$ cat design/flow/run.sh
#!/bin/bash
# the make line also repeats each setting of config.mk as NAME=value (left out here)
make -C /OpenROAD-flow-scripts/flow DESIGN_CONFIG=/design/flow/config.mk WORK_HOME=/design/flow/orfs CLKGATE_MAP_FILE= finish
$ cat design/flow/config.mk
export PLATFORM = sky130hd
export DESIGN_NAME = CONV
export DESIGN_NICKNAME = CONV
export VERILOG_FILES = /design/flow/design.v
export SDC_FILE = /design/flow/constraint.sdc
export NUM_CORES = 4
export LEC_CHECK = 0
export ABC_AREA = 0
export CAP_MARGIN = 20
export CELL_PAD_IN_SITES_DETAIL_PLACEMENT = 1
export CELL_PAD_IN_SITES_GLOBAL_PLACEMENT = 2
export CORE_MARGIN = 2
export CORE_UTILIZATION = 32
export GPL_ROUTABILITY_DRIVEN = 0
export MAX_ROUTING_LAYER = met4
export MIN_ROUTING_LAYER = met2
export PLACE_DENSITY_LB_ADDON = 0.16
export SLEW_MARGIN = 5
export TNS_END_PERCENT = 15
$ cat design/flow/constraint.sdc
create_clock -name core_clock -period 4.96 [get_ports {clk}]
set_input_delay 0.9920 -clock core_clock [delete_from_list [all_inputs] [get_ports {clk}]]
set_output_delay 0.9920 -clock core_clock [all_outputs]
set_load 0.01 [all_outputs]
$ cat design/flow/design.v
module CONV(
	input			clk,               
	input			reset,             
	output reg		busy,	            
	input			ready,	            
	output reg[11:0]	iaddr,            
	input signed[19:0]	idata,            
	output reg 	     cwr,              
	output reg[11:0] 	caddr_wr,         
	output reg[19:0] 	cdata_wr,         
	output reg	 crd,               
	output reg[11:0]	caddr_rd,         
	input	[19:0]		cdata_rd,         
	output reg[2:0] 	csel              
);
parameter signed bias = 40'h0013100000;    
parameter signed K0_0 = 20'h0A89E;         
parameter signed K0_1 = 20'h092D5;         
parameter signed K0_2 = 20'h06D43;         
parameter signed K0_3 = 20'h01004;         
parameter signed K0_4 = 20'hF8F71;         
parameter signed K0_5 = 20'hF6E54;         
parameter signed K0_6 = 20'hFA6D7;         
parameter signed K0_7 = 20'hFC834;         
parameter signed K0_8 = 20'hFAC19;         
parameter IDLE       = 3'd0;    
parameter READ_CONV  = 3'd1;    
parameter WRITE_L0   = 3'd2;    
parameter DELAY1     = 3'd3;    
parameter READ_L0    = 3'd4;    
parameter WRITE_L1   = 3'd5;    
parameter DELAY2     = 3'd6;    
parameter FINISH     = 3'd7;    
reg [5:0] x, y, L1_x, L1_y;             
reg [3:0] counter_kdata, counter_kaddr;   
reg [2:0] counter_layer1;	            
reg [2:0] current_state, next_state;    
reg signed [19:0] Kernel;               
reg signed [39:0] conv_sum;             
reg signed [19:0] idata_tmp;            
wire signed [39:0] data_conv;
wire signed [19:0] conv_result;
assign data_conv = Kernel * idata_tmp;              
assign conv_result[19:0] = conv_sum[35:16] + conv_sum[15];   
always@(*) begin
	case(counter_kdata)
		4'd1: Kernel = K0_0;
		4'd2: Kernel = K0_1;
		4'd3: Kernel = K0_2;
		4'd4: Kernel = K0_3;
		4'd5: Kernel = K0_4;
		4'd6: Kernel = K0_5;
		4'd7: Kernel = K0_6;
		4'd8: Kernel = K0_7;
		4'd9: Kernel = K0_8;
		default: Kernel = 0;
	endcase
end
always@(posedge clk or posedge reset) begin
	if(reset) 
		current_state <= IDLE;
	else 
		current_state <= next_state;
end
always @(*) begin
	case (current_state)
		IDLE:       next_state = (ready) ? READ_CONV : IDLE;
		READ_CONV:  next_state = (counter_kdata == 4'd10) ? WRITE_L0 : READ_CONV;  
		WRITE_L0:   next_state = DELAY1;
		DELAY1:     next_state = (x == 6'd0 && y == 6'd0) ? READ_L0 : READ_CONV;
		READ_L0:    next_state = (counter_layer1 == 3'd4) ? WRITE_L1 : READ_L0;
		WRITE_L1:   next_state = DELAY2;
		DELAY2:     next_state = (L1_x == 6'd0 && L1_y == 6'd0) ? FINISH : READ_L0;
		FINISH:     next_state = FINISH;
		default:    next_state = IDLE;
	endcase
end
always@(posedge clk or posedge reset) begin
	if(reset) begin 
		iaddr <= 12'd0;
	end else if(current_state == READ_CONV) begin 
		case(counter_kaddr)
			4'd0: iaddr <= (y-1)*64 + x-1;
			4'd1: iaddr <= (y-1)*64 + x;
			4'd2: iaddr <= (y-1)*64 + x+1;
			4'd3: iaddr <= y*64 + x-1;
			4'd4: iaddr <= y*64 + x;		 
			4'd5: iaddr <= y*64 + x+1;		
			4'd6: iaddr <= (y+1)*64 + x-1;
			4'd7: iaddr <= (y+1)*64 + x;
			4'd8: iaddr <= (y+1)*64 + x+1;
			default: iaddr <= iaddr;
		endcase
	end
end
always@(posedge clk or posedge reset) begin
	if(reset) 
		counter_kaddr <= 4'd0;
	else if(current_state == READ_CONV) 
		counter_kaddr <= counter_kaddr + 4'd1;
	else 
		counter_kaddr <= counter_kaddr;
end
always@(posedge clk or posedge reset) begin
	if(reset) 
		idata_tmp <= 0;
	else if(current_state == READ_CONV) begin
		case(counter_kdata)
			4'd0: idata_tmp <= (x == 0 || y == 0) ? 20'd0 : idata;
			4'd1: idata_tmp <= (y == 0) ? 20'd0 : idata;
			4'd2: idata_tmp <= (x == 63 || y == 0) ? 20'd0 : idata;
			4'd3: idata_tmp <= (x == 0) ? 20'd0 : idata;
			4'd4: idata_tmp <= idata;
			4'd5: idata_tmp <= (x == 63) ? 20'd0 : idata;
			4'd6: idata_tmp <= (x == 0 || y == 63) ? 20'd0 : idata;
			4'd7: idata_tmp <= (y == 63) ? 20'd0 : idata;
			4'd8: idata_tmp <= (x == 63 || y == 63) ? 20'd0 : idata;
			default: idata_tmp <= idata_tmp;
		endcase
	end 
end
always@(posedge clk or posedge reset) begin
	if(reset) 
		conv_sum <= 40'd0;
	else if(current_state == READ_CONV) begin
		if(counter_kdata == 0) 
			conv_sum <= 40'd0;
		else if(counter_kdata == 10)     
			conv_sum <= conv_sum + bias;
		else  
			conv_sum <= conv_sum + data_conv;  
	end
end
always@(posedge clk or posedge reset) begin
	if(reset) 
		busy <= 0;
	else if(ready) 
		busy <= 1; 
	else if(current_state == FINISH) 
		busy <= 0;
end
always@(posedge clk or posedge reset) begin
	if(reset) 
		cwr <= 1'd0;
	else if(current_state == WRITE_L0 || current_state == WRITE_L1)
		cwr <= 1'd1;
	else 
		cwr <= 1'd0;
end
always@(posedge clk or posedge reset) begin
	if(reset) 
		crd <= 1'd0;
	else if(current_state == READ_L0) 
		crd <= 1'd1;
	else 
		crd <= 1'd0;
end
always@(posedge clk or posedge reset) begin
	if(reset) 
		csel <= 3'b000;
	else if(current_state == WRITE_L0) 
		csel <= 3'b001;
	else if(current_state == WRITE_L1) 
		csel <= 3'b011;
	else if(current_state == READ_L0) 
		csel <= 3'b001;
	else 
		csel <= csel;
end
always@(posedge clk or posedge reset) begin
	if(reset) 
		caddr_rd <= 12'd0;
	else if(current_state == READ_L0) begin
		case(counter_layer1)
			3'd0: caddr_rd <= L1_y*64 + L1_x;
			3'd1: caddr_rd <= L1_y*64 + L1_x+1;
			3'd2: caddr_rd <= (L1_y+1)*64 + L1_x;
			3'd3: caddr_rd <= (L1_y+1)*64 + L1_x+1;
		endcase 
	end
end
always@(posedge clk or posedge reset) begin
	if(reset) 
		caddr_wr <= 0;
	else if(current_state == WRITE_L0)  
		caddr_wr <= y * 64 + x; 
	else if(current_state == WRITE_L1)  
		caddr_wr <= (L1_y/2) * 32 + (L1_x/2);  
end
reg signed [19:0] current_max;
always@(posedge clk or posedge reset) begin
	if(reset) begin
		cdata_wr <= 20'd0;
		current_max <= 20'd0; 
	end else begin
		case(current_state)
			WRITE_L0:  
				cdata_wr <= (conv_sum[39]) ? 20'd0 : conv_result;
			READ_L0: begin				
				if(counter_layer1 == 3'd1) begin	 
					current_max <= cdata_rd; 		 
				end else begin
					current_max <= (cdata_rd > current_max) ? cdata_rd : current_max;
				end
			end
			WRITE_L1: begin
				cdata_wr <= current_max;
				current_max <= 20'h00000;  
			end
			default: begin
			end
		endcase
	end
end
always@(posedge clk or posedge reset) begin
	if(reset) begin
		x <= 6'd0; 
		y <= 6'd0;
	end else if(current_state == WRITE_L0) begin
		if(x == 6'd63) begin  
			x <= 6'd0;
			y <= y + 6'd1;
		end else begin
			x <= x + 6'd1;
		end
	end
end
always@(posedge clk or posedge reset) begin
	if(reset) begin
		L1_x <= 6'd0; 
		L1_y <= 6'd0;
	end else if(current_state == WRITE_L1) begin
		if(L1_x == 6'd62) begin
			L1_x <= 0;
			L1_y <= L1_y + 2;
		end else begin
			L1_x <= L1_x + 2;
		end
	end
end
always@(posedge clk or posedge reset) begin
	if(reset) 
		counter_kdata <= 4'd0;
	else 
		counter_kdata <= counter_kaddr;
end
always@(posedge clk or posedge reset) begin
	if(reset) 
		counter_layer1 <= 0;
	else if(current_state == READ_L0) 
		counter_layer1 <= counter_layer1 + 3'd1;
	else 
		counter_layer1 <= 0;
end
endmodule
==> impl_metrics.ini, run 1 <==
; implementation run metrics
[job]
timing.max_cap.violations = 0
tool_warnings = 47

[logic_synthesis]
yosysMostFrequentCell = inv_1
area_leaders = fa_1, dfrtp_1, inv_1
yosys_chip_area_um2 = 25900
synth.logic.top_family = adder cells
yosysSeqAreaShare_pct = 17.6
top_area_share_pct = 33.6
edf_count = 0
synth_async_sr_flop_share_pct = 100
yosys.cell_types.count = 76
yosys_synthesis_warning_count = 1
synth-adder-area-share_pct = 42.1
synthMuxAreaShare_pct = 1.34
synth.cell_area_um2 = 25900
synth.cellmix.simpleShare_pct = 13.5
ys_ff = 182
net_count_after_synthesis = 3510
synth.cellmix.xorXnorShare_pct = 3.28
ys_sh_aoi_pct = 10.6
synth_top_cell_by_area = fa_1
synthFlopType = dfrtp_1
postSynthAreaPerCell_um2 = 9.07
most_frequent_cells_after_synthesis = inv_1, fa_1, nand2_1
synth-cells-yosys = 2857
syn_inst = 2857

[layout]
area.growth.synth_to_final_pct = 25.0
layout.area.comb_um2 = 19300
register_area_um2 = 4560
num-nets-final = 3838
final_core_util_pct = 40.3
finish.instance_area_um2 = 32400
fill_cells = 9166

[critical_path]
worstPathMaxFanout = 8
critPathCapture = conv_sum[29]
critPathTopFamily = adder cells
r2r_end = conv_sum[29]
cp_num_cells = 29
critical_path_required_ns = 5.31
timing.critical_path.mode_cell = fa_1
crit_path_top_delay_cell = fa_1
worstSetupStartpointType = register
worst_setup_startpoint = counter_kdata[1]
ff2ff_setup_slack_ns = -2.76
worstPathBufferInverterCount = 8
worst_setup_path_end_kind = register
critical-path-max-stage-delay_ns = 0.60
crit-reg2reg-launch = counter_kdata[1]
cp.arrival_ns = 8.06
crit_type = reg2reg
ff2ff_path_depth = 29

[drt]
routedWlPerCell_um = 19.8
detail_route.wirelength_um = 84400
drc = 0
route.antenna.remaining_nets = 0
num_vias = 28000
drt-initial-drc-count = 3185
viasPerCell = 6.58
drt_first_pass_iters = 5

[final_timing]
setup_tns_ns = -75.33
timing_worst_slew_pin_value_ns = 1.03
timing.clock.skew_ns = 0.0189
rsz_0062_raised_after_global_routing = yes
setup_violations = 35
clock.fmax_mhz = 130
slew-limit-headroom_pct = 30.9
hold-worst-slack_ns = 0.471
final.setup.worst_slack_ns = -2.76
post-route-min-period_ns = 7.72
finalHoldViolations = 0
maxSlewViolCount = 0
final.period_utilization_pct = 156

[clock_tree]
cts_inserted_buffers = 17
cts.clk_slew.worst_paths_ns = 0.09
clock_tree.buffer_depth = 2
h-tree-depth = 4
clock.latency.late_pin_ns = 0.51
clock-sinks = 182
clock_root_buffer = clkbuf_16
cts_hold_buffers = 0
clock_tree_from_tritoncts = built

[run_status]
status = complete, but fails checks
failed_checks = negative setup slack

[place]
buffer_ports.inserted = 103
dpl.hpwl_um = 67400
dpl_worst_slack_ns = -3.11
placed_cell_area_um2 = 30400

[floorplan]
core_um2 = 80300
pin_count = 105
die_h_um = 289
placement_rows = 104
die_x_um = 289
chip_area_um2 = 83200
floorplan.core_util_pct = 32.3

[global_route]
pin_count_of_the_biggest_net_entering_global_routing = 96
grt_pass1_wl_um = 135000
antenna_found_initial = 1
vias_in_the_first_global_route = 34700
grt_usage_pct = 33.0
grt.overflow.total = 0

[min_path]
worstHoldPathCells = 2
worstHoldEndpoint = current_state[7]
worstHoldStart = current_state[7]
timing.hold.worst.class = reg2reg
==> final cells by class <==
class,instances,area share (%)
diodes,7,0.0541
clock buffers,19,1.37
clock inverters,13,0.456
inverters,656,7.65
multi-input cells,1870,59.5
flip-flops and latches,182,14.1
well taps,1060,4.10
repair buffers,458,12.8
==> per-layer routing <==
metal  vias up  GRT usage, %  routed length, µm
met5         -             -                  0
met4         0          3.98               3630
met3       380          41.2              32200
met2      7615          40.3              48600
met1     10600             -                  0
li1       9458             -                  -
==> stage by stage <==
| stage | cells |
|---|---|
| global placement | 4185 |
| floorplan | 2857 |
| detailed placement | 4186 |
| global route | 4263 |
| finish | 4265 |
| CTS | 4243 |
==> timing repair <==
item                                    4_1_cts  5_1_grt
setup buffers                                24       16
endpoints found under the setup margin       35       35
resized                                     112      127
pin swaps                                    74       89
gates cloned                                  1        1
==> run 2, diff against run 1 <==
- ABC_AREA: 0 -> not set
- CELL_PAD_IN_SITES_DETAIL_PLACEMENT: 1 -> not set
- CELL_PAD_IN_SITES_GLOBAL_PLACEMENT: 2 -> not set
- CORE_ASPECT_RATIO: not set -> 0.5
- CORE_UTILIZATION: 32 -> 72
- CTS_CLUSTER_DIAMETER: not set -> 391
- CTS_CLUSTER_SIZE: not set -> 97
- GPL_ROUTABILITY_DRIVEN: 0 -> not set
- MAX_ROUTING_LAYER: met4 -> not set
- MIN_ROUTING_LAYER: met2 -> not set
- PLACE_DENSITY: not set -> 0.38
- PLACE_DENSITY_LB_ADDON: 0.16 -> not set
- SETUP_SLACK_MARGIN: not set -> 1.44
- SLEW_MARGIN: 5 -> 20
- TNS_END_PERCENT: 15 -> 10
- clock period: 4.96 -> 4.98 ns (I/O delays scaled with it)
==> impl_metrics.ini, run 2 <==
; implementation run metrics
[floorplan]
pin_count = 105
floorplan.core_util_pct = 72.6
die_h_um = 138
die_x_um = 272
chip_area_um2 = 37600
placement_rows = 49
core_um2 = 35700

[final_timing]
final.period_utilization_pct = 161
slew-limit-headroom_pct = 17.2
timing_worst_slew_pin_value_ns = 1.24
setup_tns_ns = -81.32
clock.fmax_mhz = 125
finalHoldViolations = 0
post-route-min-period_ns = 8.03
timing.clock.skew_ns = 0.0292
maxSlewViolCount = 0
rsz_0062_raised_after_global_routing = yes
setup_violations = 35
final.setup.worst_slack_ns = -3.05

[run_status]
failed_checks = negative setup slack
status = complete, but fails checks

[logic_synthesis]
ys_sh_aoi_pct = 10.6
synth.logic.top_family = adder cells
yosysMostFrequentCell = inv_1
synth-adder-area-share_pct = 42.1
syn_inst = 2857
synthFlopType = dfrtp_1
yosysSeqAreaShare_pct = 17.6
yosys_chip_area_um2 = 25900
net_count_after_synthesis = 3510
most_frequent_cells_after_synthesis = inv_1, fa_1, nand2_1
synthMuxAreaShare_pct = 1.34
area_leaders = fa_1, dfrtp_1, inv_1
synth.cellmix.simpleShare_pct = 13.5
synth.cell_area_um2 = 25900
ys_ff = 182
yosys.cell_types.count = 76
synth_top_cell_by_area = fa_1
edf_count = 0
synth.cellmix.xorXnorShare_pct = 3.28
yosys_synthesis_warning_count = 1
synth_async_sr_flop_share_pct = 100
top_area_share_pct = 33.6
postSynthAreaPerCell_um2 = 9.07
synth-cells-yosys = 2857

[layout]
final_core_util_pct = 88.1
area.growth.synth_to_final_pct = 21.3
fill_cells = 1700
num-nets-final = 3828

[drt]
drt-initial-drc-count = 3052
num_vias = 22800
route.antenna.remaining_nets = 0
viasPerCell = 6.21
routedWlPerCell_um = 21.9
drc = 0
detail_route.wirelength_um = 80400
drt_first_pass_iters = 5

[global_route]
antenna_found_initial = 4
grt.overflow.total = 0
grt_usage_pct = 41.1
vias_in_the_first_global_route = 23700
grt_pass1_wl_um = 120000
pin_count_of_the_biggest_net_entering_global_routing = 83

[critical_path]
critical_path_required_ns = 5.29
worst_setup_path_end_kind = register
crit_path_top_delay_cell = fa_1
ff2ff_setup_slack_ns = -3.05
crit_type = reg2reg
worst_setup_startpoint = counter_kdata[0]
cp.arrival_ns = 8.34
crit-reg2reg-launch = counter_kdata[0]
cp_num_cells = 28
r2r_end = conv_sum[36]
worstSetupStartpointType = register
timing.critical_path.mode_cell = fa_1
ff2ff_path_depth = 28
worstPathBufferInverterCount = 8
critPathCapture = conv_sum[36]
worstPathMaxFanout = 10
critical-path-max-stage-delay_ns = 0.68
critPathTopFamily = adder cells

[place]
buffer_ports.inserted = 103
gp_congestion = 0.961
dpl.hpwl_um = 54800

[min_path]
worstHoldEndpoint = counter_kdata[1]
worstHoldStart = counter_kaddr[1]
worstHoldPathCells = 0
timing.hold.worst.class = reg2reg

[job]
timing.max_cap.violations = 0
tool_warnings = 49

[clock_tree]
clock.latency.late_pin_ns = 0.49
cts.clk_slew.worst_paths_ns = 0.08
clock-sinks = 182
cts_hold_buffers = 0
cts_inserted_buffers = 17
clock_tree_from_tritoncts = built
h-tree-depth = 4
clock_root_buffer = clkbuf_16
clock_tree.buffer_depth = 2
run 2: routing by layer:
metal | vias to the layer above | track usage, % | wire length [µm]
li1 | 9493 | - | -
met1 | 11300 | 53.4 | 29000
met2 | 1546 | 66.6 | 37500
met3 | 512 | 8.29 | 8610
met4 | 0 | 20.2 | 5370
met5 | - | 0 | 0
run 2: final cells by class:
cell class	instances	area, µm²	share of cell area [%]
timing repair buffer	448	3860	12.3
clock buffer	17	425	1.35
clock inverter	15	220	0.701
sequential	182	4560	14.5
tap	484	606	1.93
multi-input combinational	1870	19300	61.3
inverter	656	2490	7.92
antenna	4	10.0	0.0319
run 2: stage by stage:
stage / cell area, µm² / instances / hold slack, ns / setup slack, ns
global placement: 29400 / 3593 / 0.446 / -2.73
CTS: 30800 / 3653 / 0.494 / -2.60
finish: 31400 / 3676 / 0.496 / -3.05
global route: 31400 / 3672 / 0.506 / -3.18
detailed placement: 29400 / 3593 / 0.473 / -2.88
floorplan: 26000 / 2857 / 0.352 / -2.71
run 2: timing repair:
action / 4_1_cts / 5_1_grt
gates cloned: 1 / 1
buffers inserted: 27 / 18
setup endpoints to repair: 38 / 61
resized: 126 / 110
pin swaps: 96 / 67
==> run 3, diff against run 2 <==
- CORE_ASPECT_RATIO: 0.5 -> not set
- CTS_CLUSTER_DIAMETER: 391 -> 398
- CTS_CLUSTER_SIZE: 97 -> 100
- PLACE_DENSITY: 0.38 -> 0.36
- SETUP_SLACK_MARGIN: 1.44 -> 1.11
- TNS_END_PERCENT: 10 -> 5
- clock period: 4.98 -> 5.0 ns (I/O delays scaled with it)
==> impl_metrics.ini, run 3 <==
; implementation run metrics
[final_timing]
setup_violations = 35
finalHoldViolations = 0
hold-worst-slack_ns = 0.491
maxSlewViolCount = 0
final.period_utilization_pct = 164
slew-limit-headroom_pct = 27.7
clock.fmax_mhz = 122
timing_worst_slew_pin_value_ns = 1.08
rsz_0062_raised_after_global_routing = yes
setup_tns_ns = -86.56
post-route-min-period_ns = 8.18
final.setup.worst_slack_ns = -3.18
timing.clock.skew_ns = 0.0262

[critical_path]
cp.arrival_ns = 8.56
worst_setup_path_end_kind = register
critPathTopFamily = adder cells
worstSetupStartpointType = register
crit-reg2reg-launch = counter_kdata[0]
cp_num_cells = 32
worstPathBufferInverterCount = 13
critical-path-max-stage-delay_ns = 0.56
ff2ff_path_depth = 32
timing.critical_path.mode_cell = fa_1
worstPathMaxFanout = 7
crit_type = reg2reg
ff2ff_setup_slack_ns = -3.18
worst_setup_startpoint = counter_kdata[0]
crit_path_top_delay_cell = fa_1
r2r_end = conv_sum[38]
critPathCapture = conv_sum[38]
critical_path_required_ns = 5.38

[min_path]
timing.hold.worst.class = reg2reg
worstHoldPathCells = 1
worstHoldStart = current_state[0]
worstHoldEndpoint = current_state[0]

[logic_synthesis]
synth_async_sr_flop_share_pct = 100
yosys_chip_area_um2 = 25900
synthFlopType = dfrtp_1
yosys_synthesis_warning_count = 1
synth.logic.top_family = adder cells
yosysSeqAreaShare_pct = 17.6
synth.cellmix.simpleShare_pct = 13.5
net_count_after_synthesis = 3510
synthMuxAreaShare_pct = 1.34
ys_ff = 182
synth-cells-yosys = 2857
syn_inst = 2857
postSynthAreaPerCell_um2 = 9.07
ys_sh_aoi_pct = 10.6
top_area_share_pct = 33.6
synth-adder-area-share_pct = 42.1
synth.cell_area_um2 = 25900
edf_count = 0
most_frequent_cells_after_synthesis = inv_1, fa_1, nand2_1
synth.cellmix.xorXnorShare_pct = 3.28
area_leaders = fa_1, dfrtp_1, inv_1
yosys.cell_types.count = 76
yosysMostFrequentCell = inv_1
synth_top_cell_by_area = fa_1

[drt]
num_vias = 22900
drt-initial-drc-count = 2887
viasPerCell = 6.31
route.antenna.remaining_nets = 0
detail_route.wirelength_um = 84500
drt_first_pass_iters = 8
drc = 0
routedWlPerCell_um = 23.2

[clock_tree]
h-tree-depth = 4
clock-sinks = 182
cts.clk_slew.worst_paths_ns = 0.08
clock.latency.late_pin_ns = 0.48
clock_tree_from_tritoncts = built
clock_root_buffer = clkbuf_16
cts_inserted_buffers = 17
clock_tree.buffer_depth = 2

[floorplan]
core_um2 = 35500
die_h_um = 194
chip_area_um2 = 37500
placement_rows = 69
pin_count = 105
floorplan.core_util_pct = 73.0
die_x_um = 194

[place]
buffer_ports.inserted = 103
gp_congestion = 0.951
dpl.hpwl_um = 57500

[job]
timing.max_cap.violations = 0
tool_warnings = 50

[global_route]
grt_pass1_wl_um = 125000
grt.overflow.total = 0
vias_in_the_first_global_route = 24400
grt_usage_pct = 42.7
pin_count_of_the_biggest_net_entering_global_routing = 93
antenna_found_initial = 10

[run_status]
status = complete, but fails checks
failed_checks = negative setup slack

[layout]
area.growth.synth_to_final_pct = 19.0
num-nets-final = 3806
[run 3: through the flow]
step	instance area, µm²	cells	worst slack, ns	utilization (%)
after global placement	29400	3573	-2.67	82.9
after CTS	30400	3611	-2.67	85.6
after detailed placement	29400	3573	-2.87	82.9
after global routing	30800	3631	-3.55	86.9
final	30800	3635	-3.18	86.9
after floorplan	26000	2857	-2.69	-
[run 3: repair_timing]
item	in CTS	in global routing
gates resized	69	67
pin swaps	40	31
endpoints found under the setup margin	37	52
hold buffers	0	0
setup buffers	6	16
[run 3: layout make-up]
type                       count  area (µm²)
multi-input combinational   1870       19000
fill                        1720        4640
sequential                   182        4560
timing repair buffer         426        3650
inverter                     656        2480
tap                          461         577
clock buffer                  18         439
clock inverter                14         156
antenna                        8        20.0
[run 3: metal layers]
metal,up-vias,GRT usage [%],routed length [µm]
met3,593,8.66,9250
met5,-,0,16
met4,2,24.3,6810
met2,1725,72.8,41000
li1,9438,-,-
met1,11200,50.8,27400
==> run 4, diff against run 3 <==
- ABC_AREA: not set -> 1
- CAP_MARGIN: 20 -> 10
- CORE_ASPECT_RATIO: not set -> 1.12
- CORE_UTILIZATION: 72 -> 38
- CTS_CLUSTER_DIAMETER: 398 -> 399
- CTS_CLUSTER_SIZE: 100 -> 79
- GPL_ROUTABILITY_DRIVEN: not set -> 0
- GPL_TIMING_DRIVEN: not set -> 0
- MAX_ROUTING_LAYER: not set -> met5
- PLACE_DENSITY: 0.36 -> 0.79
- SETUP_SLACK_MARGIN: 1.11 -> 1.12
- TNS_END_PERCENT: 5 -> not set
- clock period: 5.0 -> 5.3 ns (I/O delays scaled with it)
==> impl_metrics.ini, run 4 <==
; implementation run metrics
[critical_path]
worst_setup_startpoint = counter_kdata[1]
worstPathMaxFanout = 5
ff2ff_path_depth = 32
cp_num_cells = 32
crit-reg2reg-launch = counter_kdata[1]
worst_setup_path_end_kind = register
critical-path-max-stage-delay_ns = 0.54
timing.critical_path.mode_cell = fa_1
crit_path_top_delay_cell = fa_1
ff2ff_setup_slack_ns = -1.92
r2r_end = conv_sum[24]
worstPathBufferInverterCount = 10
crit_type = reg2reg
cp.arrival_ns = 7.60
critPathCapture = conv_sum[24]
worstSetupStartpointType = register
critical_path_required_ns = 5.69
critPathTopFamily = adder cells

[final_timing]
maxSlewViolCount = 0
final.period_utilization_pct = 136
setup_violations = 34
finalHoldViolations = 0
post-route-min-period_ns = 7.22
clock.fmax_mhz = 139
slew-limit-headroom_pct = 27.9
rsz_0062_raised_after_global_routing = yes
timing.clock.skew_ns = 0.0192
final.setup.worst_slack_ns = -1.92
timing_worst_slew_pin_value_ns = 1.07

[run_status]
status = complete, but fails checks
failed_checks = negative setup slack

[logic_synthesis]
yosysSeqAreaShare_pct = 16.9
area_leaders = fa_1, dfrtp_1, inv_1
yosysMostFrequentCell = inv_1
synthFlopType = dfrtp_1
ys_sh_aoi_pct = 7.44
yosys.cell_types.count = 63
synth.cell_area_um2 = 27000
top_area_share_pct = 32.2
most_frequent_cells_after_synthesis = inv_1, nand2_1, fa_1
postSynthAreaPerCell_um2 = 7.78
synth_async_sr_flop_share_pct = 100
edf_count = 0
ys_ff = 182
synth-cells-yosys = 3472
syn_inst = 3472
yosys_chip_area_um2 = 27000
synth.cellmix.xorXnorShare_pct = 1.07
synth_top_cell_by_area = fa_1
net_count_after_synthesis = 4125
yosys_synthesis_warning_count = 1
synthMuxAreaShare_pct = 0
synth.logic.top_family = adder cells
synth.cellmix.simpleShare_pct = 20.1
synth-adder-area-share_pct = 40.3

[drt]
viasPerCell = 5.35
route.antenna.remaining_nets = 0
drc = 0
drt_first_pass_iters = 9
num_vias = 25000
detail_route.wirelength_um = 88800
detail_route.antenna_diodes = 0
drt-initial-drc-count = 2883
routedWlPerCell_um = 19.0

[place]
buffer_ports.inserted = 103
placed_cell_area_um2 = 29700
dpl.hpwl_um = 64700

[min_path]
worstHoldEndpoint = current_state[3]
worstHoldPathCells = 0
timing.hold.worst.class = reg2reg
worstHoldStart = current_state[5]

[global_route]
grt.overflow.total = 0
grt_pass1_wl_um = 136000
antenna_found_initial = 1
grt_usage_pct = 23.7
pin_count_of_the_biggest_net_entering_global_routing = 35
vias_in_the_first_global_route = 25800

[layout]
num-nets-final = 4381
final_core_util_pct = 47.2
area.growth.synth_to_final_pct = 23.2
layout.area.comb_um2 = 20500
finish.instance_area_um2 = 33300
fill_cells = 6254
register_area_um2 = 4560

[floorplan]
floorplan.core_util_pct = 38.3
pin_count = 105
die_h_um = 286
placement_rows = 103
chip_area_um2 = 73200
core_um2 = 70500
die_x_um = 256

[clock_tree]
clock.latency.late_pin_ns = 0.51
cts.clk_slew.worst_paths_ns = 0.08
cts_inserted_buffers = 17
cts_hold_buffers = 0
clock_root_buffer = clkbuf_16
clock_tree_from_tritoncts = built
clock_tree.buffer_depth = 2
h-tree-depth = 4
clock-sinks = 182

[job]
tool_warnings = 47
timing.max_cap.violations = 0
## run 4: cell type report
type / instances / share of cell area [%]
buffer: 97 / 1.93
clock buffer: 19 / 1.33
clock inverter: 12 / 0.455
inverter: 893 / 10.3
multi-input combinational: 2300 / 61.7
sequential: 182 / 13.7
tap: 945 / 3.55
timing repair buffer: 235 / 6.92
timing repair inverter: 2 / 0.0451
## run 4: metal layers
layer / track usage, % / wire length (µm)
met4: 15.4 / 6280
met2: 39.4 / 41900
met5: 0 / 48
met3: 6.24 / 10200
met1: 27.2 / 30400
## run 4: stage by stage
| step | setup TNS, ns | setup slack (ns) | hold slack (ns) | cells |
|---|---|---|---|---|
| 3_5_place_dp | -99.18 | -3.48 | 0.361 | 4526 |
| 4_1_cts | -47.23 | -1.67 | 0.382 | 4669 |
| 6_report | -54.47 | -1.92 | 0.378 | 4685 |
| 3_3_place_gp | -94.43 | -3.30 | 0.355 | 4520 |
| 5_1_grt | -61.04 | -2.15 | 0.405 | 4685 |
| 2_1_floorplan | -38.34 | -1.46 | 0.349 | 3472 |
## run 4: repair_timing
| action | in CTS | in global routing |
|---|---|---|
| setup buffers | 110 | 16 |
| pin swaps | 155 | 43 |
| endpoints found under the setup margin | 38 | 36 |
| gates cloned | 2 | 0 |
| gates resized | 420 | 100 |
==> run 5, diff against run 4 <==
- ABC_AREA: 1 -> not set
- CAP_MARGIN: 10 -> 20
- CORE_ASPECT_RATIO: 1.12 -> 0.9
- CORE_UTILIZATION: 38 -> 72
- CTS_CLUSTER_DIAMETER: 399 -> 31
- CTS_CLUSTER_SIZE: 79 -> not set
- GPL_ROUTABILITY_DRIVEN: 0 -> 1
- GPL_TIMING_DRIVEN: 0 -> not set
- MAX_ROUTING_LAYER: met5 -> met4
- PLACE_DENSITY: 0.79 -> not set
- PLACE_DENSITY_LB_ADDON: not set -> 0.26
- SETUP_SLACK_MARGIN: 1.12 -> -0.51
- TNS_END_PERCENT: not set -> 5
- clock period: 5.3 -> 7.08 ns (I/O delays scaled with it)
==> impl_metrics.ini, run 5 <==
; implementation run metrics
[run_status]
status = complete, but fails checks
failed_checks = negative setup slack

[final_timing]
clock.fmax_mhz = 127
final.period_utilization_pct = 111
timing.clock.skew_ns = 0.0167
maxSlewViolCount = 0
post-route-min-period_ns = 7.85
slew-limit-headroom_pct = 24.6
setup_violations = 25
setup_tns_ns = -12.77
timing_worst_slew_pin_value_ns = 1.12
rsz_0062_raised_after_global_routing = yes
finalHoldViolations = 0
hold-worst-slack_ns = 0.491
final.setup.worst_slack_ns = -0.771

[layout]
fill_cells = 1937
layout.area.comb_um2 = 18600
finish.instance_area_um2 = 29700
final_core_util_pct = 84.2
num-nets-final = 3727
area.growth.synth_to_final_pct = 14.8
register_area_um2 = 4560

[logic_synthesis]
synth.logic.top_family = adder cells
synth_async_sr_flop_share_pct = 100
yosys_synthesis_warning_count = 1
synthFlopType = dfrtp_1
ys_sh_aoi_pct = 10.6
most_frequent_cells_after_synthesis = inv_1, fa_1, nand2_1
top_area_share_pct = 33.6
net_count_after_synthesis = 3510
yosysSeqAreaShare_pct = 17.6
synth-cells-yosys = 2857
yosys_chip_area_um2 = 25900
synth.cell_area_um2 = 25900
synth.cellmix.simpleShare_pct = 13.5
ys_ff = 182
synth.cellmix.xorXnorShare_pct = 3.28
synth_top_cell_by_area = fa_1
syn_inst = 2857
area_leaders = fa_1, dfrtp_1, inv_1
synth-adder-area-share_pct = 42.1
edf_count = 0
postSynthAreaPerCell_um2 = 9.07
yosys.cell_types.count = 76
yosysMostFrequentCell = inv_1
synthMuxAreaShare_pct = 1.34

[floorplan]
die_h_um = 184
floorplan.core_util_pct = 73.4
placement_rows = 65
pin_count = 105
die_x_um = 204
core_um2 = 35300
chip_area_um2 = 37500

[drt]
viasPerCell = 6.10
drc = 0
drt-initial-drc-count = 2492
num_vias = 21700
detail_route.wirelength_um = 72500
detail_route.antenna_diodes = 0
drt_first_pass_iters = 10
routedWlPerCell_um = 20.4
route.antenna.remaining_nets = 0

[clock_tree]
clock_tree_from_tritoncts = built
cts_inserted_buffers = 17
clock.latency.late_pin_ns = 0.48
cts.clk_slew.worst_paths_ns = 0.08
cts_hold_buffers = 0
clock_root_buffer = clkbuf_16
clock_tree.buffer_depth = 2
clock-sinks = 182
h-tree-depth = 4

[global_route]
grt_usage_pct = 41.4
antenna_found_initial = 0
grt.overflow.total = 0
vias_in_the_first_global_route = 23300
pin_count_of_the_biggest_net_entering_global_routing = 122
grt_pass1_wl_um = 117000

[min_path]
worstHoldPathCells = 2
worstHoldEndpoint = conv_sum[4]
worstHoldStart = conv_sum[4]
timing.hold.worst.class = reg2reg

[critical_path]
ff2ff_setup_slack_ns = -0.77
worstPathBufferInverterCount = 8
critPathCapture = conv_sum[36]
r2r_end = conv_sum[36]
critical-path-max-stage-delay_ns = 0.58
worstPathMaxFanout = 9
ff2ff_path_depth = 30
critPathTopFamily = adder cells
crit_path_top_delay_cell = fa_1
worst_setup_path_end_kind = register
cp_num_cells = 30
crit-reg2reg-launch = counter_kdata[1]
critical_path_required_ns = 7.41
timing.critical_path.mode_cell = fa_1
cp.arrival_ns = 8.18
worst_setup_startpoint = counter_kdata[1]
worstSetupStartpointType = register
crit_type = reg2reg

[job]
tool_warnings = 50
timing.max_cap.violations = 0

[place]
placed_cell_area_um2 = 28900
gp_congestion = 1.01
dpl.hpwl_um = 56100
buffer_ports.inserted = 103
==> run 5: cell type report <==
cell class                 instances  share of cell area, %
multi-input combinational       1870                   62.5
sequential                       182                   15.3
timing repair buffer             347                   9.84
inverter                         656                   8.32
tap                              469                   1.97
clock buffer                      17                   1.43
clock inverter                    15                  0.644
==> run 5: routing by layer <==
layer,GRT usage [%],vias up,wire length [µm]
li1,-,9277,-
met1,50.2,10700,26100
met2,67.5,1285,35800
met3,6.91,389,6180
met4,21.4,0,4450
met5,-,-,0
==> run 5: repair_timing <==
action | CTS | global route
endpoints found under the setup margin | 23 | 22
pin swaps | 7 | 8
gates cloned | 0 | 0
resized | 25 | 18
hold endpoints to repair | 0 | 0
buffers inserted | 2 | 0
==> run 5: stage by stage <==
step	worst slack, ns	instances
after floorplan	-0.634	2857
after global placement	-0.779	3523
after detailed placement	-0.988	3523
after CTS	-0.732	3556
after global routing	-1.04	3556
final	-0.771	3556
==> run 6, diff against run 5 <==
- CORE_MARGIN: 2 -> 3
- CORE_UTILIZATION: 72 -> 57
- CTS_CLUSTER_DIAMETER: 31 -> not set
- PLACE_DENSITY: not set -> 0.51
- PLACE_DENSITY_LB_ADDON: 0.26 -> not set
- SETUP_SLACK_MARGIN: -0.51 -> 0.3
- clock period: 7.08 -> 6.14 ns (I/O delays scaled with it)
==> impl_metrics.ini, run 6 <==
; implementation run metrics
[run_status]
status = complete, but fails checks
failed_checks = negative setup slack

[place]
buffer_ports.inserted = 103
placed_cell_area_um2 = 29600
dpl.hpwl_um = 57200
place.detailed.instances = 3708
gp_congestion = 0.945
dpl_worst_slack_ns = -1.68

[clock_tree]
clock_tree.buffer_depth = 2
clock.latency.late_pin_ns = 0.51
cts_hold_buffers = 0
cts.clk_slew.worst_paths_ns = 0.09
clock_tree_from_tritoncts = built
h-tree-depth = 4
clock_root_buffer = clkbuf_16
clock-sinks = 182
cts_inserted_buffers = 17

[critical_path]
timing.critical_path.mode_cell = fa_1
ff2ff_path_depth = 32
critPathCapture = conv_sum[39]
critical_path_required_ns = 6.56
worst_setup_startpoint = counter_kdata[1]
critPathTopFamily = adder cells
cp_num_cells = 32
crit-reg2reg-launch = counter_kdata[1]
cp.arrival_ns = 8.14
worst_setup_path_end_kind = register
worstPathBufferInverterCount = 13
worstPathMaxFanout = 3
crit_type = reg2reg
r2r_end = conv_sum[39]
ff2ff_setup_slack_ns = -1.58
crit_path_top_delay_cell = fa_1
critical-path-max-stage-delay_ns = 0.61
worstSetupStartpointType = register

[logic_synthesis]
yosysSeqAreaShare_pct = 17.6
postSynthAreaPerCell_um2 = 9.07
syn_inst = 2857
yosys_chip_area_um2 = 25900
synth.cellmix.xorXnorShare_pct = 3.28
synth-adder-area-share_pct = 42.1
yosys_synthesis_warning_count = 1
synth.cell_area_um2 = 25900
most_frequent_cells_after_synthesis = inv_1, fa_1, nand2_1
yosys.cell_types.count = 76
synth_top_cell_by_area = fa_1
edf_count = 0
ys_ff = 182
top_area_share_pct = 33.6
area_leaders = fa_1, dfrtp_1, inv_1
yosysMostFrequentCell = inv_1
synth.cellmix.simpleShare_pct = 13.5
synthMuxAreaShare_pct = 1.34
synth_async_sr_flop_share_pct = 100
synth.logic.top_family = adder cells
ys_sh_aoi_pct = 10.6
synthFlopType = dfrtp_1
net_count_after_synthesis = 3510
synth-cells-yosys = 2857

[final_timing]
final.period_utilization_pct = 126
setup_tns_ns = -33.38
timing_worst_slew_pin_value_ns = 1.12
setup_violations = 31
final.setup.worst_slack_ns = -1.58
timing.clock.skew_ns = 0.0393
slew-limit-headroom_pct = 25.3
finalHoldViolations = 0
hold-worst-slack_ns = 0.471
clock.fmax_mhz = 130
maxSlewViolCount = 0
post-route-min-period_ns = 7.72
rsz_0062_raised_after_global_routing = yes

[drt]
route.antenna.remaining_nets = 0
viasPerCell = 5.51
num_vias = 20700
drc = 0
routedWlPerCell_um = 18.6
detail_route.antenna_diodes = 0
drt-initial-drc-count = 1524
drt_first_pass_iters = 5
detail_route.wirelength_um = 69900

[min_path]
worstHoldPathCells = 2
timing.hold.worst.class = reg2reg
worstHoldStart = current_state[7]
worstHoldEndpoint = current_state[7]

[layout]
layout.area.comb_um2 = 19000
area.growth.synth_to_final_pct = 19.7
fill_cells = 3589
finish.cell_count_without_fillers = 3765
final_core_util_pct = 69.6
finish.instance_area_um2 = 31000
num-nets-final = 3805
register_area_um2 = 4560

[global_route]
grt.overflow.total = 0
grt_usage_pct = 31.2
pin_count_of_the_biggest_net_entering_global_routing = 94
grt_pass1_wl_um = 115000
vias_in_the_first_global_route = 22000
antenna_found_initial = 0

[floorplan]
pin_count = 105
chip_area_um2 = 48000
die_h_um = 208
floorplan.core_util_pct = 58.1
placement_rows = 73
die_x_um = 231
core_um2 = 44600

[job]
timing.max_cap.violations = 0
tool_warnings = 49
==> run 6: layout make-up <==
type,instances,share of cell area (%)
clock buffers,20,1.47
flip-flops and latches,182,14.7
clock inverters,12,0.424
multi-input cells,1870,61.1
repair buffers,425,11.9
inverters,656,8.01
well taps,600,2.42
==> run 6: what timing repair did <==
item | 4_1_cts | 5_1_grt
gates cloned | 1 | 0
resized | 103 | 34
pin swaps | 76 | 25
setup endpoints to repair | 34 | 34
buffers inserted | 24 | 0
==> run 6: layer usage <==
| metal | track usage (%) | wire, µm |
|---|---|---|
| met1 | 41.9 | 29900 |
| met2 | 50.9 | 35200 |
| met3 | 4.31 | 3520 |
| met4 | 7.52 | 1300 |
| met5 | - | 0 |
==> run 7, diff against run 6 <==
- ABC_AREA: not set -> 1
- CORE_ASPECT_RATIO: 0.9 -> not set
- CORE_MARGIN: 3 -> 2
- CORE_UTILIZATION: 57 -> 72
- CTS_CLUSTER_DIAMETER: not set -> 234
- CTS_CLUSTER_SIZE: not set -> 33
- GPL_ROUTABILITY_DRIVEN: 1 -> not set
- MAX_ROUTING_LAYER: met4 -> not set
- PLACE_DENSITY: 0.51 -> not set
- PLACE_DENSITY_LB_ADDON: not set -> 0.08
- SETUP_SLACK_MARGIN: 0.3 -> not set
- TNS_END_PERCENT: 5 -> not set
- clock period: 6.14 -> 4.34 ns (I/O delays scaled with it)
==> impl_metrics.ini, run 7 <==
; yosys + openroad results
[floorplan]
pin_count = 105
floorplan.core_util_pct = 73.4
placement_rows = 70
core_um2 = 36800
chip_area_um2 = 39100
die_h_um = 198
die_x_um = 198

[clock_tree]
h-tree-depth = 4
clock-sinks = 182
clock_tree.buffer_depth = 2
cts_hold_buffers = 0
clock_root_buffer = clkbuf_16
cts_inserted_buffers = 17

[logic_synthesis]
synth-adder-area-share_pct = 40.3
ys_ff = 182
yosysMostFrequentCell = inv_1
synth.logic.top_family = adder cells
net_count_after_synthesis = 4125
synth_async_sr_flop_share_pct = 100
syn_inst = 3472
synthMuxAreaShare_pct = 0
synth.cell_area_um2 = 27000
top_area_share_pct = 32.2
synth_top_cell_by_area = fa_1
edf_count = 0
yosysSeqAreaShare_pct = 16.9
synth-cells-yosys = 3472
postSynthAreaPerCell_um2 = 7.78
most_frequent_cells_after_synthesis = inv_1, nand2_1, fa_1
synth.cellmix.xorXnorShare_pct = 1.07
yosys.cell_types.count = 63
yosys_synthesis_warning_count = 1
ys_sh_aoi_pct = 7.44
area_leaders = fa_1, dfrtp_1, inv_1
synth.cellmix.simpleShare_pct = 20.1
synthFlopType = dfrtp_1
yosys_chip_area_um2 = 27000

[run_status]
first-error = [ERROR GRT-0116] Global routing finished with congestion. Check the congestion regions in the DRC Viewer.
haltStage = global routing
status = stopped before the end

[place]
buffer_ports.inserted = 103
place.detailed.instances = 4331
gp_congestion = 1.07
dpl.hpwl_um = 71100

[global_route]
grt_usage_pct = 78.2
grt.overflow.total = 1
==> run 7: layer usage <==
layer	GRT usage [%]	GRT overflow
met1	78.5	0
met2	90.8	0
met3	69.2	0
met4	70.6	1
met5	52.1	0
==> run 7: what timing repair did <==
item / CTS
hold endpoints to repair: 0
gates cloned: 1
buffers inserted: 50
endpoints found under the setup margin: 36
resized: 349
pin swaps: 131
==> run 7: per-stage QoR <==
| stage | TNS [ns] | area (µm²) | worst slack (ns) |
|---|---|---|---|
| 2_1_floorplan | -71.31 | 27300 | -2.42 |
| 3_3_place_gp | -85.00 | 31500 | -2.74 |
| 3_5_place_dp | -90.60 | 31500 | -2.93 |
| 4_1_cts | -83.99 | 33800 | -2.72 |
==> run 8, diff against run 7 <==
- ABC_AREA: 1 -> not set
- CTS_CLUSTER_DIAMETER: 234 -> not set
- CTS_CLUSTER_SIZE: 33 -> 100
- PLACE_DENSITY_LB_ADDON: 0.08 -> not set
- TNS_END_PERCENT: not set -> 5
- clock period: 4.34 -> 4.99 ns (I/O delays scaled with it)
==> impl_metrics.ini, run 8 <==
; implementation run metrics
[logic_synthesis]
synth.cellmix.xorXnorShare_pct = 3.28
synth.cell_area_um2 = 25900
synth-adder-area-share_pct = 42.1
synth_async_sr_flop_share_pct = 100
edf_count = 0
yosysSeqAreaShare_pct = 17.6
ys_sh_aoi_pct = 10.6
top_area_share_pct = 33.6
yosysMostFrequentCell = inv_1
yosys_synthesis_warning_count = 1
most_frequent_cells_after_synthesis = inv_1, fa_1, nand2_1
net_count_after_synthesis = 3510
ys_ff = 182
synth_top_cell_by_area = fa_1
syn_inst = 2857
synthFlopType = dfrtp_1
synth-cells-yosys = 2857
yosys.cell_types.count = 76
synth.cellmix.simpleShare_pct = 13.5
area_leaders = fa_1, dfrtp_1, inv_1
yosys_chip_area_um2 = 25900
synthMuxAreaShare_pct = 1.34
synth.logic.top_family = adder cells
postSynthAreaPerCell_um2 = 9.07

[final_timing]
finalHoldViolations = 0
setup_violations = 35
rsz_0062_raised_after_global_routing = yes
maxSlewViolCount = 0
clock.fmax_mhz = 121
final.period_utilization_pct = 166
final.setup.worst_slack_ns = -3.29
timing_worst_slew_pin_value_ns = 1.04
slew-limit-headroom_pct = 30.0
timing.clock.skew_ns = 0.0165
post-route-min-period_ns = 8.28

[critical_path]
worstPathBufferInverterCount = 8
worst_setup_startpoint = counter_kdata[0]
cp_num_cells = 29
critPathCapture = conv_sum[34]
critical-path-max-stage-delay_ns = 0.65
critPathTopFamily = adder cells
r2r_end = conv_sum[34]
cp.arrival_ns = 8.59
crit_path_top_delay_cell = fa_1
crit_type = reg2reg
worstPathMaxFanout = 12
timing.critical_path.mode_cell = fa_1
critical_path_required_ns = 5.30
worst_setup_path_end_kind = register
ff2ff_path_depth = 29
ff2ff_setup_slack_ns = -3.29
crit-reg2reg-launch = counter_kdata[0]
worstSetupStartpointType = register

[clock_tree]
cts_inserted_buffers = 17
h-tree-depth = 4
clock_root_buffer = clkbuf_16
cts.clk_slew.worst_paths_ns = 0.08
clock-sinks = 182
clock_tree.buffer_depth = 2
clock.latency.late_pin_ns = 0.46
clock_tree_from_tritoncts = built
cts_hold_buffers = 0

[min_path]
worstHoldPathCells = 2
timing.hold.worst.class = reg2reg
worstHoldEndpoint = caddr_rd[7]
worstHoldStart = caddr_rd[7]

[floorplan]
floorplan.core_util_pct = 73.0
die_x_um = 194
core_um2 = 35500
pin_count = 105
placement_rows = 69
chip_area_um2 = 37500
die_h_um = 194

[global_route]
vias_in_the_first_global_route = 24500
antenna_found_initial = 4
grt.overflow.total = 0
pin_count_of_the_biggest_net_entering_global_routing = 131
grt_usage_pct = 40.7
grt_pass1_wl_um = 121000

[drt]
drt_first_pass_iters = 6
route.antenna.remaining_nets = 0
drt-initial-drc-count = 2320
detail_route.wirelength_um = 78700
viasPerCell = 6.18
drc = 0
routedWlPerCell_um = 21.6
num_vias = 22500

[job]
timing.max_cap.violations = 0
tool_warnings = 52

[place]
placed_cell_area_um2 = 29400
buffer_ports.inserted = 103
dpl_worst_slack_ns = -2.86
gp_congestion = 0.952
dpl.hpwl_um = 57300

[layout]
area.growth.synth_to_final_pct = 18.5
final_core_util_pct = 86.5
finish.instance_area_um2 = 30700
fill_cells = 1754
num-nets-final = 3814
layout.area.comb_um2 = 18800
register_area_um2 = 4560

[run_status]
failed_checks = negative setup slack
status = complete, but fails checks
[run 8: final cells by class]
type / count / share of cell area (%)
clock buffers: 18 / 1.43
well taps: 461 / 1.88
clock inverters: 14 / 0.513
flip-flops and latches: 182 / 14.8
inverters: 656 / 8.09
diodes: 4 / 0.0326
repair buffers: 434 / 12.1
multi-input cells: 1870 / 61.1
[run 8: per-stage QoR]
step           hold WS, ns  std cells  setup TNS (ns)
2_1_floorplan        0.352       2857         -236.87
3_3_place_gp         0.458       3573          -71.00
3_5_place_dp         0.469       3573          -76.84
4_1_cts              0.487       3616          -72.10
5_1_grt              0.506       3638          -89.52
6_report             0.485       3639          -80.78
[run 8: repair_timing]
action / 4_1_cts / 5_1_grt
gates resized: 57 / 59
pin swaps: 28 / 52
gates cloned: 1 / 0
setup buffers: 10 / 19
endpoints found under the setup margin: 35 / 35
[run 8: per-layer routing]
metal,global-route usage (%),wire [µm],up-vias
met1,48.4,26600,11100
li1,-,-,9462
met2,70.6,39300,1414
met5,0,0,-
met3,6.11,6820,509
met4,24.2,5940,0
==> run 9, diff against run 8 <==
- CORE_ASPECT_RATIO: not set -> 0.92
- CTS_CLUSTER_SIZE: 100 -> 82
- PLACE_DENSITY_LB_ADDON: not set -> 0.08
- SETUP_SLACK_MARGIN: not set -> 1.57
- TNS_END_PERCENT: 5 -> not set
- clock period: 4.99 -> 5.45 ns (I/O delays scaled with it)
==> impl_metrics.ini, run 9 <==
; yosys + openroad results
[logic_synthesis]
yosys_synthesis_warning_count = 1
yosys.cell_types.count = 76
ys_sh_aoi_pct = 10.6
top_area_share_pct = 33.6
synthFlopType = dfrtp_1
yosys_chip_area_um2 = 25900
synth.logic.top_family = adder cells
yosysMostFrequentCell = inv_1
synth-adder-area-share_pct = 42.1
synth.cell_area_um2 = 25900
net_count_after_synthesis = 3510
synth_async_sr_flop_share_pct = 100
area_leaders = fa_1, dfrtp_1, inv_1
synth.cellmix.simpleShare_pct = 13.5
postSynthAreaPerCell_um2 = 9.07
edf_count = 0
most_frequent_cells_after_synthesis = inv_1, fa_1, nand2_1
yosysSeqAreaShare_pct = 17.6
synth_top_cell_by_area = fa_1
synthMuxAreaShare_pct = 1.34
synth.cellmix.xorXnorShare_pct = 3.28
synth-cells-yosys = 2857
ys_ff = 182
syn_inst = 2857

[clock_tree]
cts_hold_buffers = 0
clock_tree.buffer_depth = 2
clock-sinks = 182
clock_root_buffer = clkbuf_16
cts_inserted_buffers = 17
h-tree-depth = 4

[floorplan]
placement_rows = 66
die_x_um = 202
die_h_um = 186
floorplan.core_util_pct = 73.1
core_um2 = 35400
chip_area_um2 = 37500
pin_count = 105

[global_route]
grt.overflow.total = 142
grt_usage_pct = 76.3

[run_status]
haltStage = global routing
first-error = [ERROR GRT-0232] Routing congestion too high. Check the congestion heatmap in the GUI.
status = stopped before the end

[place]
dpl.hpwl_um = 61200
gp_congestion = 0.926
buffer_ports.inserted = 103
[run 9: layer usage]
layer | track usage (%) | overflow
met5 | 39.2 | 1
met3 | 62.4 | 3
met4 | 76.3 | 68
met1 | 75.3 | 4
met2 | 92.4 | 66
[run 9: repair_timing]
item,4_1_cts
resized,188
pin swaps,95
setup buffers,28
setup endpoints to repair,37
endpoints found under the hold margin,0
gates cloned,2
[run 9: stage by stage]
step / utilization (%) / cell area (µm²) / std cells / setup slack, ns
4_1_cts: 88.1 / 31200 / 3651 / -2.17
3_5_place_dp: 83.5 / 29600 / 3589 / -2.61
3_3_place_gp: 83.5 / 29600 / 3589 / -2.28
2_1_floorplan: - / 26100 / 2857 / -2.24
==> run 10, diff against run 9 <==
- CORE_ASPECT_RATIO: 0.92 -> 0.9
- CORE_MARGIN: 2 -> 3
- CTS_CLUSTER_SIZE: 82 -> not set
- GPL_ROUTABILITY_DRIVEN: not set -> 1
- MAX_ROUTING_LAYER: not set -> met4
- PLACE_DENSITY_LB_ADDON: 0.08 -> 0.26
- SETUP_SLACK_MARGIN: 1.57 -> 0.3
- TNS_END_PERCENT: not set -> 5
- clock period: 5.45 -> 7.53 ns (I/O delays scaled with it)
==> impl_metrics.ini, run 10 <==
; implementation run metrics
[logic_synthesis]
synth.logic.top_family = adder cells
area_leaders = fa_1, dfrtp_1, inv_1
top_area_share_pct = 33.6
syn_inst = 2857
postSynthAreaPerCell_um2 = 9.07
synth-adder-area-share_pct = 42.1
net_count_after_synthesis = 3510
synth.cellmix.simpleShare_pct = 13.5
synth-cells-yosys = 2857
yosysSeqAreaShare_pct = 17.6
yosys_synthesis_warning_count = 1
ys_ff = 182
ys_sh_aoi_pct = 10.6
most_frequent_cells_after_synthesis = inv_1, fa_1, nand2_1
synthFlopType = dfrtp_1
yosysMostFrequentCell = inv_1
synth_async_sr_flop_share_pct = 100
yosys_chip_area_um2 = 25900
yosys.cell_types.count = 76
synth.cell_area_um2 = 25900
edf_count = 0
synth.cellmix.xorXnorShare_pct = 3.28
synthMuxAreaShare_pct = 1.34
synth_top_cell_by_area = fa_1

[clock_tree]
clock.latency.late_pin_ns = 0.49
clock_tree_from_tritoncts = built
cts.clk_slew.worst_paths_ns = 0.08
cts_hold_buffers = 0
cts_inserted_buffers = 17
clock-sinks = 182
clock_root_buffer = clkbuf_16
h-tree-depth = 4
clock_tree.buffer_depth = 2

[min_path]
timing.hold.worst.class = reg2reg
worstHoldStart = csel[0]
worstHoldPathCells = 1
worstHoldEndpoint = csel[0]

[final_timing]
final.period_utilization_pct = 106
maxSlewViolCount = 0
final.setup.worst_slack_ns = -0.436
clock.fmax_mhz = 126
finalHoldViolations = 0
timing.clock.skew_ns = 0.0169
slew-limit-headroom_pct = 30.9
timing_worst_slew_pin_value_ns = 1.03
setup_tns_ns = -3.96
setup_violations = 20
post-route-min-period_ns = 7.97
rsz_0062_raised_after_global_routing = yes

[place]
gp_congestion = 0.957
dpl.hpwl_um = 57100
buffer_ports.inserted = 103

[layout]
register_area_um2 = 4560
area.growth.synth_to_final_pct = 16.6
layout.area.comb_um2 = 18900
num-nets-final = 3730
fill_cells = 1822

[drt]
viasPerCell = 6.25
route.antenna.remaining_nets = 0
num_vias = 22300
drc = 0
drt_first_pass_iters = 6
routedWlPerCell_um = 22.0
drt-initial-drc-count = 2484
detail_route.wirelength_um = 78500

[critical_path]
critical_path_required_ns = 7.88
critical-path-max-stage-delay_ns = 0.59
worst_setup_path_end_kind = register
cp.arrival_ns = 8.32
critPathTopFamily = adder cells
crit_type = reg2reg
worstPathBufferInverterCount = 13
worst_setup_startpoint = counter_kdata[0]
worstPathMaxFanout = 10
worstSetupStartpointType = register
critPathCapture = conv_sum[32]
crit_path_top_delay_cell = fa_1
ff2ff_setup_slack_ns = -0.44
cp_num_cells = 33
r2r_end = conv_sum[32]
crit-reg2reg-launch = counter_kdata[0]
ff2ff_path_depth = 33

[global_route]
grt_usage_pct = 41.9
vias_in_the_first_global_route = 23200
pin_count_of_the_biggest_net_entering_global_routing = 112
grt.overflow.total = 0
grt_pass1_wl_um = 120000
antenna_found_initial = 1

[job]
tool_warnings = 51
timing.max_cap.violations = 0

[floorplan]
pin_count = 105
core_um2 = 35300
die_x_um = 206
placement_rows = 65
floorplan.core_util_pct = 73.4
chip_area_um2 = 38300
die_h_um = 186

[run_status]
failed_checks = negative setup slack
status = complete, but fails checks
[run 10: layout make-up]
type | count | area share [%]
multi-input combinational | 1870 | 62.6
clock inverter | 15 | 0.659
tap | 469 | 1.94
antenna | 4 | 0.0332
timing repair buffer | 350 | 10.0
clock buffer | 17 | 1.41
inverter | 656 | 8.20
sequential | 182 | 15.1
[run 10: metal layers]
metal  vias up  part of all wire (%)  GRT usage, %
li1       9293                     -             -
met4         0                   6.1          18.6
met2      1418                    49          67.9
met3       457                   9.5          7.99
met5         -                     0             -
met1     11100                    36          51.8
[run 10: per-stage QoR]
| stage | std cells | hold slack (ns) | utilization [%] | worst slack (ns) | cell area, µm² |
|---|---|---|---|---|---|
| floorplan | 2857 | 0.352 | - | -0.184 | 26000 |
| global placement | 3494 | 0.439 | 81.3 | -0.422 | 28700 |
| detailed placement | 3494 | 0.461 | 81.4 | -0.673 | 28700 |
| CTS | 3546 | 0.479 | 84.4 | -0.154 | 29800 |
| global route | 3562 | 0.485 | 85.5 | -0.616 | 30200 |
| finish | 3563 | 0.481 | 85.5 | -0.436 | 30200 |
[run 10: timing repair]
item,in CTS,in global routing
pin swaps,51,54
setup endpoints to repair,26,26
endpoints found under the hold margin,0,0
buffers inserted,19,11
cloned,1,1
gates resized,81,67
==> run 11, diff against run 10 <==
- CORE_MARGIN: 3 -> 2
- CTS_CLUSTER_SIZE: not set -> 60
- PLACE_DENSITY_LB_ADDON: 0.26 -> 0.01
- SETUP_SLACK_MARGIN: 0.3 -> -0.51
- clock period: 7.53 -> 5.21 ns (I/O delays scaled with it)
==> impl_metrics.ini, run 11 <==
; implementation run metrics
[logic_synthesis]
yosys_chip_area_um2 = 25900
synth-adder-area-share_pct = 42.1
yosys.cell_types.count = 76
yosysMostFrequentCell = inv_1
synth-cells-yosys = 2857
ys_sh_aoi_pct = 10.6
synth.logic.top_family = adder cells
most_frequent_cells_after_synthesis = inv_1, fa_1, nand2_1
synth.cellmix.xorXnorShare_pct = 3.28
edf_count = 0
syn_inst = 2857
yosysSeqAreaShare_pct = 17.6
synth_async_sr_flop_share_pct = 100
yosys_synthesis_warning_count = 1
synthFlopType = dfrtp_1
synth_top_cell_by_area = fa_1
ys_ff = 182
top_area_share_pct = 33.6
net_count_after_synthesis = 3510
area_leaders = fa_1, dfrtp_1, inv_1
postSynthAreaPerCell_um2 = 9.07
synth.cell_area_um2 = 25900
synth.cellmix.simpleShare_pct = 13.5
synthMuxAreaShare_pct = 1.34

[critical_path]
worst_setup_startpoint = counter_kdata[0]
cp_num_cells = 30
worstPathBufferInverterCount = 9
critical-path-max-stage-delay_ns = 0.74
ff2ff_path_depth = 30
ff2ff_setup_slack_ns = -2.99
worstPathMaxFanout = 5
critPathTopFamily = adder cells
crit-reg2reg-launch = counter_kdata[0]
crit_type = reg2reg
worstSetupStartpointType = register
cp.arrival_ns = 8.53
worst_setup_path_end_kind = register
critPathCapture = conv_sum[34]
timing.critical_path.mode_cell = fa_1
r2r_end = conv_sum[34]
crit_path_top_delay_cell = fa_1
critical_path_required_ns = 5.54

[final_timing]
slew-limit-headroom_pct = 21.9
post-route-min-period_ns = 8.20
rsz_0062_raised_after_global_routing = yes
maxSlewViolCount = 0
final.period_utilization_pct = 157
timing.clock.skew_ns = 0.0134
timing_worst_slew_pin_value_ns = 1.17
setup_violations = 35
finalHoldViolations = 0
final.setup.worst_slack_ns = -2.99
clock.fmax_mhz = 122
hold-worst-slack_ns = 0.482

[floorplan]
placement_rows = 65
die_h_um = 184
die_x_um = 204
pin_count = 105
floorplan.core_util_pct = 73.4
chip_area_um2 = 37500
core_um2 = 35300

[min_path]
worstHoldPathCells = 2
timing.hold.worst.class = reg2reg
worstHoldStart = current_state[7]
worstHoldEndpoint = current_state[7]

[clock_tree]
clock_tree.buffer_depth = 2
cts.clk_slew.worst_paths_ns = 0.08
cts_inserted_buffers = 17
clock_root_buffer = clkbuf_16
clock_tree_from_tritoncts = built
clock.latency.late_pin_ns = 0.47
h-tree-depth = 4
cts_hold_buffers = 0
clock-sinks = 182

[place]
dpl.hpwl_um = 58200
place.detailed.instances = 3563
gp_congestion = 0.966
placed_cell_area_um2 = 29200
buffer_ports.inserted = 103
dpl_worst_slack_ns = -2.57

[layout]
fill_cells = 1754
finish.instance_area_um2 = 30500
num-nets-final = 3780
finish.cell_count_without_fillers = 3615
area.growth.synth_to_final_pct = 17.9

[drt]
detail_route.wirelength_um = 79800
drc = 0
num_vias = 22400
drt-initial-drc-count = 2573
route.antenna.remaining_nets = 0
routedWlPerCell_um = 22.1
drt_first_pass_iters = 7
viasPerCell = 6.20

[global_route]
vias_in_the_first_global_route = 23800
grt_usage_pct = 45.0
pin_count_of_the_biggest_net_entering_global_routing = 136
grt.overflow.total = 0
antenna_found_initial = 4
grt_pass1_wl_um = 125000

[job]
tool_warnings = 50
timing.max_cap.violations = 0

[run_status]
failed_checks = negative setup slack
status = complete, but fails checks
## run 11: layout make-up
cell class / count / area [µm²] / share of cell area [%]
antenna: 6 / 15.0 / 0.0492
tap: 469 / 587 / 1.92
clock inverter: 12 / 165 / 0.541
multi-input combinational: 1870 / 18900 / 62.0
sequential: 182 / 4560 / 14.9
clock buffer: 20 / 437 / 1.43
inverter: 656 / 2490 / 8.14
timing repair buffer: 400 / 3360 / 11.0
## run 11: routing by layer
metal / global-route usage, % / part of all wire [%] / up-vias
li1: - / - / 9394
met1: 54.0 / 35 / 11000
met2: 71.3 / 48 / 1490
met3: 11.2 / 11 / 479
met4: 23.0 / 6.4 / 0
met5: - / 0 / -
## run 11: what timing repair did
item / in CTS / in global routing
endpoints found under the setup margin: 34 / 35
gates resized: 74 / 64
buffers inserted: 9 / 4
cloned: 1 / 1
hold endpoints to repair: 0 / 0
pin swaps: 46 / 34
## run 11: per-stage QoR
| step | TNS [ns] | utilization (%) |
|---|---|---|
| 2_1_floorplan | -197.48 | - |
| 3_3_place_gp | -64.62 | 82.8 |
| 4_1_cts | -62.83 | 85.6 |
| 6_report | -80.24 | 86.5 |
| 3_5_place_dp | -70.05 | 82.8 |
| 5_1_grt | -86.56 | 86.5 |
